## cordic
module cordic (
    input wire clk,
    input wire rst,
    input wire                        valid_i,
    input wire signed [16:0]    x_i,
    input wire signed [16:0]    y_i,
    output wire                        valid_o,
    output wire signed [16:0]    x_o,
    output wire signed [16:0]    y_o
    );
Size in the first run: about 6500 cells after synthesis, roughly 72 I/O pins, about 0.044 mm^2 of cells after synthesis.
clock: 4.52 ns
lec_check: 0
abc_area: 1
cap_margin: 20
cell_pad_in_sites_detail_placement: 2
cell_pad_in_sites_global_placement: 1
core_margin: 3
core_utilization: 16
cts_cluster_diameter: 399
gpl_routability_driven: 0
max_routing_layer: met4
place_density_lb_addon: 0.08
setup_slack_margin: 1.05
slew_margin: 20
run.sh (not shown) runs the stock make flow with config.mk's settings and CLKGATE_MAP_FILE=.
Next try:
- ABC_AREA: 1 -> default
- CELL_PAD_IN_SITES_DETAIL_PLACEMENT: 2 -> default
- CELL_PAD_IN_SITES_GLOBAL_PLACEMENT: 1 -> default
- CORE_MARGIN: 3 -> 2
- CORE_UTILIZATION: 16 -> 70
- CTS_CLUSTER_DIAMETER: 399 -> default
- CTS_CLUSTER_SIZE: default -> 89
- GPL_ROUTABILITY_DRIVEN: 0 -> default
- MAX_ROUTING_LAYER: met4 -> default
- PLACE_DENSITY_LB_ADDON: 0.08 -> default
- SETUP_SLACK_MARGIN: 1.05 -> 1.12
- clock period: 4.52 -> 3.98 ns (I/O delays scaled with it)
With this change the flow finished with capacitance limit, setup timing left.
First-iteration DRC count went up to 5.6 times its value.
Die size went down by 78%.
Clock skew went up by 0.0091 ns.

lane 1:
Starting RTL as in the previous note.
Settings: LEC_CHECK=0, ABC_AREA=1, CAP_MARGIN=5, CORE_MARGIN=2, CORE_UTILIZATION=72, CTS_CLUSTER_DIAMETER=231, HOLD_SLACK_MARGIN=-0.09, SETUP_SLACK_MARGIN=0.13, SLEW_MARGIN=40; clock period 1.43 ns.
Status: lane 1 FAILED at 3_5_place_dp (tool error)
Here is what was changed in the inputs of lane 2 compared with lane 1.
==> flow/config.mk <==
export PLATFORM = sky130hd
export DESIGN_NAME = cordic
export DESIGN_NICKNAME = cordic
export VERILOG_FILES = /design/flow/design.v
export SDC_FILE = /design/flow/constraint.sdc
export NUM_CORES = 4
export LEC_CHECK = 0
export CAP_MARGIN = 20
export CORE_MARGIN = 2
export CORE_UTILIZATION = 40
export SLEW_MARGIN = 20
==> flow/constraint.sdc <==
create_clock -name core_clock -period 4.47 [get_ports {clk}]
set_input_delay 0.8940 -clock core_clock [delete_from_list [all_inputs] [get_ports {clk}]]
set_output_delay 0.8940 -clock core_clock [all_outputs]
set_load 0.01 [all_outputs]
Notes after the runs:
- Overall chip area was higher in lane 2 than in lane 1.
- Number of distinct library cells after synthesis (lane 2 vs. lane 1) increases by more than a quarter
- Delta(number of rows created at floorplan, lane 2 - lane 1) > 0
- Every stage of the flow completed for lane 2, and the final layout passed the timing, DRC and antenna checks.
Input changes introduced in lane 3 (baseline for comparison: lane 2):
-- flow/config.mk --
<<< lane 2, line 8
export CAP_MARGIN = 20
export CORE_MARGIN = 2
export CORE_UTILIZATION = 40
export SLEW_MARGIN = 20
>>> lane 3, line 8
export CAP_MARGIN = 20
export CORE_MARGIN = 2
export CORE_UTILIZATION = 70
export CTS_CLUSTER_SIZE = 31
export SETUP_SLACK_MARGIN = -0.25
export SLEW_MARGIN = 20
==> flow/constraint.sdc <==
create_clock -name core_clock -period 3.98 [get_ports {clk}]
set_input_delay 0.7960 -clock core_clock [delete_from_list [all_inputs] [get_ports {clk}]]
set_output_delay 0.7960 -clock core_clock [all_outputs]
set_load 0.01 [all_outputs]
Findings:
- Ran to the end and failed final checks on setup timing: lane 3.
- Via count of the routed design ends up lower on lane 2.
- Compared with lane 2, lane 3 shows final wirelength that has gone up by a few percent.
- On starting utilization of the core area, the higher figure sits with lane 3, not lane 2.
- Compared with lane 2, lane 3 shows a lower logic depth of the worst setup path including buffers.
- Lane 2 and lane 3 ended up with roughly the same number of max-cap violations.
- On global-route wire length before repair, lane 2 tracks lane 3 almost exactly.
- Achievable clock frequency (lane 3 vs. lane 2) decreases by a little under 10%
- In the tables for lane 3 and lane 2, shortest clock period the worst path allows after layout reads lower with lane 2.
The inputs of lane 4 differ from those of lane 3 as listed below.
-- flow/config.mk --
<<< lane 3, line 8
export CAP_MARGIN = 20
export CORE_MARGIN = 2
export CORE_UTILIZATION = 70
export CTS_CLUSTER_SIZE = 31
export SETUP_SLACK_MARGIN = -0.25
export SLEW_MARGIN = 20
>>> lane 4, line 8
export CAP_MARGIN = 20
export CORE_MARGIN = 2
export CORE_UTILIZATION = 72
export PLACE_DENSITY = 0.66
export SETUP_SLACK_MARGIN = 0.42
export SLEW_MARGIN = 20
==> flow/constraint.sdc <==
create_clock -name core_clock -period 4.11 [get_ports {clk}]
set_input_delay 0.8220 -clock core_clock [delete_from_list [all_inputs] [get_ports {clk}]]
set_output_delay 0.8220 -clock core_clock [all_outputs]
set_load 0.01 [all_outputs]
Findings:
Seen in the log of lane 4: ODB-0269 during 5_1_grt, after which the run never completed.
Lane 4 against lane 3: instance area after placement shrank by about 2%; die footprint saw a decrease; die outline width lost about 1.4%; number of gates given a new drive strength after cts climbed 367; routability-driven placement congestion ratio decreased about 7%.
Diff lane 3 -> lane 4 | number of buffers added for setup after CTS | increase of about 700%
From lane 3 to lane 4 the numbers moved as follows: vertical die dimension now sits lower, post-DP HPWL now sits lower.
Relative to lane 4, the following input files were edited for lane 5:
-- flow/config.mk --
<<< lane 4, line 8
export CAP_MARGIN = 20
export CORE_MARGIN = 2
export CORE_UTILIZATION = 72
export PLACE_DENSITY = 0.66
export SETUP_SLACK_MARGIN = 0.42
export SLEW_MARGIN = 20
>>> lane 5, line 8
export CAP_MARGIN = 20
export CORE_MARGIN = 2
export CORE_UTILIZATION = 64
export SLEW_MARGIN = 20
==> flow/constraint.sdc <==
create_clock -name core_clock -period 3.04 [get_ports {clk}]
set_input_delay 0.6080 -clock core_clock [delete_from_list [all_inputs] [get_ports {clk}]]
set_output_delay 0.6080 -clock core_clock [all_outputs]
set_load 0.01 [all_outputs]
Results
- Run status, lane 5: aborted in 5_1_grt, error GRT-0232
- [lane 5 vs lane 4] number of placed instances, taps included: higher in lane 5
- Taking lane 4 as 1.0, lane 5 lands at 1.06 on vertical die dimension.
- Between lane 4 and lane 5, the flow reports final weighted congestion in routability-driven placement increasing by a few percent.
- In the flow results for lane 5 and lane 4, the pre-CTS worst setup slack is smaller on lane 5.
- Summary of lane 5 over lane 4: core area shows an increase of about 12%; die span in x shows an increase of about 6%; post-synthesis cell area shows no meaningful change.
- Higher post-cts repair resize count goes to lane 5 over lane 4.
- Floorplan check, lane 5 vs lane 4: die outline larger in lane 5

Starting RTL as in the previous note.
export LEC_CHECK = 0
export ABC_AREA = 1
export CAP_MARGIN = 20
export CELL_PAD_IN_SITES_GLOBAL_PLACEMENT = 2
export CORE_MARGIN = 3
export CORE_UTILIZATION = 40
export GPL_ROUTABILITY_DRIVEN = 0
export PLACE_DENSITY_LB_ADDON = 0.08
export SETUP_SLACK_MARGIN = 1.05
export SLEW_MARGIN = 20
create_clock -name core_clock -period 4.29 [get_ports {clk}]
Rerun with:
==> flow/config.mk (replaced) <==
export PLATFORM = sky130hd
export DESIGN_NAME = cordic
export DESIGN_NICKNAME = cordic
export VERILOG_FILES = /design/flow/design.v
export SDC_FILE = /design/flow/constraint.sdc
export NUM_CORES = 4
export LEC_CHECK = 0
export CAP_MARGIN = 5
export CORE_MARGIN = 2
export CORE_UTILIZATION = 72
export SLEW_MARGIN = 20
==> flow/constraint.sdc (replaced) <==
create_clock -name core_clock -period 1.55 [get_ports {clk}]
set_input_delay 0.3100 -clock core_clock [delete_from_list [all_inputs] [get_ports {clk}]]
set_output_delay 0.3100 -clock core_clock [all_outputs]
set_load 0.01 [all_outputs]
Result: Now the flow died in 3_5_place_dp with DPL-0038; synthesized area falls by a few percent; die area falls by well over a third; synthesized cell count went down by about a fifth.
Rerun with:
--- a/flow/config.mk
+++ b/flow/config.mk
@@ -6,6 +6,6 @@
 export NUM_CORES = 4
 export LEC_CHECK = 0
-export CAP_MARGIN = 5
+export CAP_MARGIN = 20
 export CORE_MARGIN = 2
-export CORE_UTILIZATION = 72
+export CORE_UTILIZATION = 61
 export SLEW_MARGIN = 20
==> flow/constraint.sdc (replaced) <==
create_clock -name core_clock -period 4.47 [get_ports {clk}]
set_input_delay 0.8940 -clock core_clock [delete_from_list [all_inputs] [get_ports {clk}]]
set_output_delay 0.8940 -clock core_clock [all_outputs]
set_load 0.01 [all_outputs]
After rerunning: With this change the flow finished clean. Die area came out higher by about a fifth. Synthesized area is unchanged. Synthesized cell count stays the same.

cordic again, from the RTL that the note above started with.
==> flow/config.mk <==
export PLATFORM = sky130hd
export DESIGN_NAME = cordic
export DESIGN_NICKNAME = cordic
export VERILOG_FILES = /design/flow/design.v
export SDC_FILE = /design/flow/constraint.sdc
export NUM_CORES = 4
export LEC_CHECK = 0
export ABC_AREA = 1
export CAP_MARGIN = 30
export CELL_PAD_IN_SITES_DETAIL_PLACEMENT = 1
export CELL_PAD_IN_SITES_GLOBAL_PLACEMENT = 3
export CORE_ASPECT_RATIO = 1.6
export CORE_MARGIN = 8
export CORE_UTILIZATION = 40
export CTS_CLUSTER_SIZE = 35
export HOLD_SLACK_MARGIN = 0.07
export MAX_ROUTING_LAYER = met5
export MIN_ROUTING_LAYER = met2
export SETUP_SLACK_MARGIN = 0.85
export SLEW_MARGIN = 20
export TNS_END_PERCENT = 60
==> flow/constraint.sdc <==
create_clock -name core_clock -period 4.52 [get_ports {clk}]
set_input_delay 0.9040 -clock core_clock [delete_from_list [all_inputs] [get_ports {clk}]]
set_output_delay 0.9040 -clock core_clock [all_outputs]
set_load 0.01 [all_outputs]
The starting point produced a clean layout.
Next try:
Settings changed: CAP_MARGIN 30 to 20, CELL_PAD_IN_SITES_GLOBAL_PLACEMENT 3 to unset, CORE_ASPECT_RATIO 1.6 to unset, CORE_MARGIN 8 to 2, CTS_CLUSTER_SIZE 35 to unset, HOLD_SLACK_MARGIN 0.07 to unset, MAX_ROUTING_LAYER met5 to unset, MIN_ROUTING_LAYER met2 to unset, SETUP_SLACK_MARGIN 0.85 to unset, TNS_END_PERCENT 60 to unset.
Clock period 4.52 ns to 4.6 ns, I/O delays scaled along.
Result: Cell count falls slightly. Worst setup slack loses 0.61 ns. Clock skew increases by 0.013 ns. Global-route usage came out lower by 17 points. Synthesized cell count is unchanged. Final area went down by a few percent. Die area goes down by a little under a tenth. Non-clock buffer count came out lower by 97.
Next try:
Settings changed: ABC_AREA 1 to unset, CELL_PAD_IN_SITES_DETAIL_PLACEMENT 1 to unset, CORE_UTILIZATION 40 to 72, CTS_CLUSTER_DIAMETER set to 400, CTS_CLUSTER_SIZE set to 100.
Clock period 4.6 ns to 2.54 ns, I/O delays scaled along.
After rerunning: Now the flow ended with an error in 3_5_place_dp. Area after synthesis decreases by 4.8%. Die area drops by 47%. Synthesized cell count fell by 19%.
Next try:
Settings changed: ABC_AREA set to 1, PLACE_DENSITY set to 0.42, SETUP_SLACK_MARGIN set to 0.58.
Effect:
- The new run failed in 3_5_place_dp with DPL-0033
- die area went up by 4.9%
- area after synthesis is higher by 5.0%
- synthesized cell count went up by 24%

cordic again, from the RTL that the note above started with.
clock: 3.31 ns
lec_check: 0
abc_area: 1
cap_margin: 20
cell_pad_in_sites_global_placement: 0
core_aspect_ratio: 0.9
core_margin: 2
core_utilization: 72
cts_cluster_diameter: 307
gpl_timing_driven: 1
max_routing_layer: met4
min_routing_layer: met1
place_density_lb_addon: 0.28
setup_slack_margin: -0.14
slew_margin: 20
tns_end_percent: 35
The baseline completed, yet does not pass: negative setup slack.
==> next run, changes <==
==> flow/config.mk (replaced) <==
export PLATFORM = sky130hd
export DESIGN_NAME = cordic
export DESIGN_NICKNAME = cordic
export VERILOG_FILES = /design/flow/design.v
export SDC_FILE = /design/flow/constraint.sdc
export NUM_CORES = 4
export LEC_CHECK = 0
export CAP_MARGIN = 20
export CORE_MARGIN = 2
export CORE_UTILIZATION = 64
export SLEW_MARGIN = 20
==> flow/constraint.sdc (replaced) <==
create_clock -name core_clock -period 3.07 [get_ports {clk}]
set_input_delay 0.6140 -clock core_clock [delete_from_list [all_inputs] [get_ports {clk}]]
set_output_delay 0.6140 -clock core_clock [all_outputs]
set_load 0.01 [all_outputs]
=> This time the run stopped in 5_1_grt; area after synthesis fell by 4.8%; die size went up by 7.0%; synthesized cell count falls by 19%.

The RTL this note starts from:
==> flow/design.v <==
`timescale 1ns/1ns
 `timescale 1ns/1ns
module signed_shifter (input wire [4-1:0] i,
                       input wire signed [16:0] D,
                       output reg signed [16:0] Q);
always @ *
begin
Q = D >>> i;  
end
endmodule
 `timescale 1ns/1ns
module rotator (
    input wire clk,
    input wire rst,
    input wire signed  [16:0]    x_i,
    input wire signed  [16:0]    y_i,
    output wire signed [16:0]    x_o,
    output wire signed [16:0]    y_o
    );
    parameter integer iteration             = 0;  
    parameter signed [16:0] tangle = 0;  
    reg signed [16:0] x_1;
    reg signed [16:0] y_1;
    wire signed [16:0] x_i_shifted;
    wire signed [16:0] y_i_shifted;
    signed_shifter x_shifter(iteration,x_i,x_i_shifted);
    signed_shifter y_shifter(iteration,y_i,y_i_shifted);
    always @ (posedge clk)
        if (rst) begin
            x_1 <= 0;
            y_1 <= 0;
            end else begin
            if (y_i > 0) begin   
                x_1 <= x_i + y_i_shifted;  
                y_1 <= y_i - x_i_shifted;  
                end else begin
                x_1 <= x_i - y_i_shifted;  
                y_1 <= y_i + x_i_shifted;  
            end
        end
        assign x_o = x_1;
        assign y_o = y_1;
endmodule
 `timescale 1ns/1ns
module cordic (
    input wire clk,
    input wire rst,
    input wire                        valid_i,
    input wire signed [16:0]    x_i,
    input wire signed [16:0]    y_i,
    output wire                        valid_o,
    output wire signed [16:0]    x_o,
    output wire signed [16:0]    y_o
    );
    function [16:0] tanangle;
        input [3:0] i;
        begin
            case (i)
                4'b0000: tanangle = 17'd25735;     
                4'b0001: tanangle = 17'd15192;     
                4'b0010: tanangle = 17'd8027;      
                4'b0011: tanangle = 17'd4075;      
                4'b0100: tanangle = 17'd2045;      
                4'b0101: tanangle = 17'd1024;      
                4'b0110: tanangle = 17'd512;       
                4'b0111: tanangle = 17'd256;       
                4'b1000: tanangle = 17'd128;       
                4'b1001: tanangle = 17'd64;        
                4'b1010: tanangle = 17'd32;        
                4'b1011: tanangle = 17'd16;        
                4'b1100: tanangle = 17'd8;         
                4'b1101: tanangle = 17'd4;         
                4'b1110: tanangle = 17'd2;         
                4'b1111: tanangle = 17'd1;         
            endcase
        end
    endfunction
    wire signed [16:0] x [16-1:0];
    wire signed [16:0] y [16-1:0];
    assign x[0]    = x_i < 0  ? -x_i 
                                : x_i;
    assign y[0]    = y_i < 0  ? -y_i
                                : y_i;
    assign x_o     = x[16-1];
    assign y_o     = y[16-1];
    reg [16-2:0] valid_pipe;
    always @ (posedge clk)
        if (rst)
            valid_pipe <= 0;
        else
            valid_pipe <= {valid_pipe[16-3:0], valid_i};
    assign valid_o = valid_pipe[16-2];
    genvar i;
    generate
    for(i = 0;i<16-1;i = i+1)
    begin
        rotator #(.iteration(i), .tangle(tanangle(i))) U (clk,rst,x[i],y[i],x[i+1],y[i+1]);
    end
    endgenerate
endmodule
clock: 3.09 ns
lec_check: 0
cap_margin: 40
cell_pad_in_sites_global_placement: 2
core_aspect_ratio: 0.59
core_margin: 8
core_utilization: 17
cts_cluster_diameter: 46
gpl_routability_driven: 0
gpl_timing_driven: 1
max_routing_layer: met5
min_routing_layer: met2
place_density_lb_addon: 0.04
setup_slack_margin: 0.33
slew_margin: 25
tns_end_percent: 35
The first run finished but fails on setup timing.
Then changed:
- CAP_MARGIN: 40 -> 20
- CORE_ASPECT_RATIO: 0.59 -> unset
- CORE_MARGIN: 8 -> 7
- CORE_UTILIZATION: 17 -> 40
- CTS_CLUSTER_DIAMETER: 46 -> unset
- GPL_ROUTABILITY_DRIVEN: 0 -> unset
- GPL_TIMING_DRIVEN: 1 -> unset
- MAX_ROUTING_LAYER: met5 -> unset
- MIN_ROUTING_LAYER: met2 -> unset
- PLACE_DENSITY_LB_ADDON: 0.04 -> unset
- SETUP_SLACK_MARGIN: 0.33 -> unset
- SLEW_MARGIN: 25 -> 20
- TNS_END_PERCENT: 35 -> unset
- clock period: 3.09 -> 4.6 ns (I/O delays scaled with it)
This time the run produced a clean layout.
Cell count is lower by 35%.
Via count is lower by 43%.
Count of clock-buffer cells in the layout is lower by 21.
Global-route usage is lower by 1.6 points.
Maximum frequency is lower by 2.6%.
Die area is lower by 57%.
Non-clock buffer count is lower by 1928.
Then changed:
- CELL_PAD_IN_SITES_GLOBAL_PLACEMENT: 2 -> unset
- CORE_MARGIN: 7 -> 2
- CORE_UTILIZATION: 40 -> 12
- clock period: 4.6 -> 5.85 ns (I/O delays scaled with it)
Synthesized area does not change.
Via count is lower by 4.2%.
Global-route usage is lower by 16 points.
Utilization is lower by 32 points.
Worst setup slack gets better by 350 ps.
Then changed:
- CORE_UTILIZATION: 12 -> 40
- clock period: 5.85 -> 4.6 ns (I/O delays scaled with it)
Result:
- The changed run completed without violations
- sequential cell count stays the same
- routed wire length grows by roughly a tenth
- via count grows by a few percent
- register-to-register slack degrades by 350 ps
- synthesized area stays the same
- global-route usage grows by 15 points
- cell count shrinks by a quarter to a third
- die size shrinks by well over a third
- critical path depth stays the same
